==> run a <==
## measure_sys
module measure_sys(
	input            sys_clk,
	input            sys_rst_n,
	input      [7:0] askdemod_data,    
	input      [9:0] fsk_demod,        
	input      [7:0] pskdemod_data,    
	output     [7:0] demod_data,
	output     [7:0] uart_mod_type,
	output    [15:0] uart_demod_fre,
	output     [7:0] uart_mod_depth,
	output reg [7:0] uart_delta_freq
);
make LEC_CHECK=0 CAP_MARGIN=20 CELL_PAD_IN_SITES_GLOBAL_PLACEMENT=1 CORE_ASPECT_RATIO=1.21 CORE_MARGIN=2 CORE_UTILIZATION=29 CTS_CLUSTER_SIZE=30 GPL_ROUTABILITY_DRIVEN=0 GPL_TIMING_DRIVEN=0 PLACE_DENSITY_LB_ADDON=0.02 SETUP_SLACK_MARGIN=5.0 SLEW_MARGIN=20 finish   # period 42.2 ns
run.sh (not shown) runs the stock make flow with config.mk's settings and CLKGATE_MAP_FILE=.
==> run b: changes against run a <==
Settings changed: ABC_AREA set to 1, CAP_MARGIN 20 to 5, CELL_PAD_IN_SITES_GLOBAL_PLACEMENT 1 to unset, CORE_ASPECT_RATIO 1.21 to unset, CORE_UTILIZATION 29 to 72, CTS_CLUSTER_DIAMETER set to 227, CTS_CLUSTER_SIZE 30 to unset, GPL_ROUTABILITY_DRIVEN 0 to unset, GPL_TIMING_DRIVEN 0 to unset, HOLD_SLACK_MARGIN set to -0.09, PLACE_DENSITY set to 0.65, PLACE_DENSITY_LB_ADDON 0.02 to unset, SETUP_SLACK_MARGIN 5.0 to unset.
==> flow/constraint.sdc (replaced) <==
create_clock -name core_clock -period 69.8 [get_ports {sys_clk}]
set_input_delay 13.9600 -clock core_clock [delete_from_list [all_inputs] [get_ports {sys_clk}]]
set_output_delay 13.9600 -clock core_clock [all_outputs]
set_load 0.01 [all_outputs]
==> CHANGELOG.md <==
### Physical design

* Setup WS post-layout at -7.213 ns
* Synth Cell Area at between 90000 and 100000 um2
* Layout violations: setup timing
* Total net switching power at 0.0003423 W
* Final setup skew at 0.08439 ns
* Run status: finished with violations
* Setup violations, final at 14
That was run a.
==> CHANGELOG.md <==
### Physical design

* Run status: no timing/DRC/antenna violations
* Final setup skew at just under 0.06 ns
* Total net switching power at about 0.00022 W
* Synth Cell Area at 92830 um2
* Worst Hold Slack at ~0.42 ns
* Post-synthesis to final-layout area growth at 4.788%
* Worst-case register-to-register setup slack at about 18 ns
* Post-synth EDFFs at 0
That was run b.

========
==> 02-12: inputs <==
measure_sys again, from the RTL that the note above started with.
Settings: LEC_CHECK=0, CAP_MARGIN=20, CORE_ASPECT_RATIO=0.8, CORE_MARGIN=2, CORE_UTILIZATION=40, GPL_ROUTABILITY_DRIVEN=0, MAX_ROUTING_LAYER=met4, SLEW_MARGIN=20; clock period 44.7 ns.
==> 05-05 (differences from 02-12) <==
Settings changed: ABC_AREA set to 1, CORE_ASPECT_RATIO 0.8 to not set, CORE_UTILIZATION 40 to 72, CTS_CLUSTER_DIAMETER set to 376, CTS_CLUSTER_SIZE set to 100, GPL_ROUTABILITY_DRIVEN 0 to not set, MAX_ROUTING_LAYER met4 to not set, PLACE_DENSITY_LB_ADDON set to 0.08, SETUP_SLACK_MARGIN set to -1.53.
==> flow/constraint.sdc (replaced) <==
create_clock -name core_clock -period 25.5 [get_ports {sys_clk}]
set_input_delay 5.1000 -clock core_clock [delete_from_list [all_inputs] [get_ports {sys_clk}]]
set_output_delay 5.1000 -clock core_clock [all_outputs]
set_load 0.01 [all_outputs]
==> results <==
Post-synthesis share of cell area spent on and, or, nand and nor gates: 05-05 25.0%; 02-12 20.4%
Area after detailed placement: 05-05 122000 µm²; 02-12 112000 µm²
Site Rows: 05-05 131; 02-12 156
Combined area of all synthesized cells: 05-05 92800 µm²; 02-12 91500 µm²
Synth unique cells: 05-05 86; 02-12 136
Area leader share: 05-05 19.8%; 02-12 20.1%
Instance count after placement with tap cells included: 05-05 18404; 02-12 16351
Cell count after synthesis: 05-05 13552; 02-12 11575
Dpl hpwl: 05-05 312000 µm; 02-12 231000 µm
Share of the synthesized netlist area taken by xor and xnor gates: 05-05 8.23%; 02-12 5.54%
Yosys stat area: 05-05 92800 µm²; 02-12 91500 µm²
Die Span Y: 05-05 363 µm; 02-12 432 µm
CORE AREA: 05-05 128000 µm²; 02-12 227000 µm²
Mean post-synth cell area: 05-05 6.85 µm²; 02-12 7.90 µm²
Outcome: 05-05 aborted with a tool error; 02-12 complete, but fails checks
Stage where the flow stopped: 05-05 4_1_cts; 02-12 -
Layout check failures: 05-05 -; 02-12 setup timing
Adders+Majority by Area: 05-05 25.0%; 02-12 25.4%
Multiplexer fraction of the synthesized cell area: 05-05 0.156%; 02-12 3.37%
Share of synthesized cell area in and-or and or-and compound cells: 05-05 17.0%; 02-12 25.7%
Die Width: 05-05 363 µm; 02-12 539 µm
Cell total in the yosys stat output: 05-05 13552; 02-12 11575
Effective utilization at floorplan: 05-05 72.7%; 02-12 40.4%
Count leader, synth: 05-05 sky130_fd_sc_hd__nand2_1; 02-12 sky130_fd_sc_hd__ha_1
Area of the die: 05-05 132000 µm²; 02-12 233000 µm²

========
==> amber: inputs <==
measure_sys again, from the RTL that the note above started with.
export LEC_CHECK = 0
export CAP_MARGIN = 20
export CORE_ASPECT_RATIO = 1.78
export CORE_MARGIN = 8
export CORE_UTILIZATION = 40
export CTS_CLUSTER_DIAMETER = 354
export GPL_ROUTABILITY_DRIVEN = 0
export MAX_ROUTING_LAYER = met4
export SLEW_MARGIN = 20
export TNS_END_PERCENT = 20
create_clock -name core_clock -period 44.7 [get_ports {sys_clk}]
==> pepper: changes against amber <==
CORE_ASPECT_RATIO = not set   (was 1.78)
CORE_MARGIN = 2   (was 8)
CTS_CLUSTER_DIAMETER = not set   (was 354)
TNS_END_PERCENT = not set   (was 20)
==> flow/constraint.sdc (replaced) <==
create_clock -name core_clock -period 100.0 [get_ports {sys_clk}]
set_input_delay 20.0000 -clock core_clock [delete_from_list [all_inputs] [get_ports {sys_clk}]]
set_output_delay 20.0000 -clock core_clock [all_outputs]
set_load 0.01 [all_outputs]
==> willow: changes against amber <==
ABC_AREA = 1   (was not set)
CAP_MARGIN = 0   (was 20)
CORE_ASPECT_RATIO = not set   (was 1.78)
CORE_MARGIN = 2   (was 8)
CORE_UTILIZATION = 72   (was 40)
CTS_CLUSTER_DIAMETER = 194   (was 354)
GPL_ROUTABILITY_DRIVEN = not set   (was 0)
MAX_ROUTING_LAYER = not set   (was met4)
TNS_END_PERCENT = not set   (was 20)
==> flow/constraint.sdc (replaced) <==
create_clock -name core_clock -period 41.3 [get_ports {sys_clk}]
set_input_delay 8.2600 -clock core_clock [delete_from_list [all_inputs] [get_ports {sys_clk}]]
set_output_delay 8.2600 -clock core_clock [all_outputs]
set_load 0.01 [all_outputs]
==> impl_metrics.py <==
# Generated from Yosys and OpenROAD reports
metrics = {
    "finish": {
        "fillCellCount": 21500,
    },
    "status": {
        "outcome": "failed layout checks",
        "violations": "negative setup slack",
    },
    "detailed_routing": {
        "vias_per_cell": 5.71,
        "wl_met1_um": 108000,
    },
    "sta": {
        "worst_slack_ps": -2890,
        "post-route-min-period_ps": 47590,
        "setup_viol_count_final": 8,
    },
    "grt": {
        "track_usage": 0.251,
    },
}
(the above is from amber)
==> impl_metrics.py <==
# Generated from Yosys and OpenROAD reports
metrics = {
    "status": {
        "outcome": "failed layout checks",
        "violations": "negative setup slack",
    },
    "sta": {
        "setup_viol_count_final": 3,
        "worst_slack_ps": -2190,
    },
    "detailed_routing": {
        "vias_per_cell": 6.30,
    },
}
(the above is from willow)
==> impl_metrics.py <==
# Generated from Yosys and OpenROAD reports
metrics = {
    "detailed_routing": {
        "wl_met1_um": 118000,
        "vias_per_cell": 5.81,
    },
    "sta": {
        "post-route-min-period_ps": 60940,
        "worst_slack_ps": 39060,
    },
    "finish": {
        "fillCellCount": 22600,
    },
    "status": {
        "outcome": "finished clean",
    },
    "grt": {
        "track_usage": 0.220,
    },
}
(the above is from pepper)
Power is estimated from default activity; no workload was simulated.
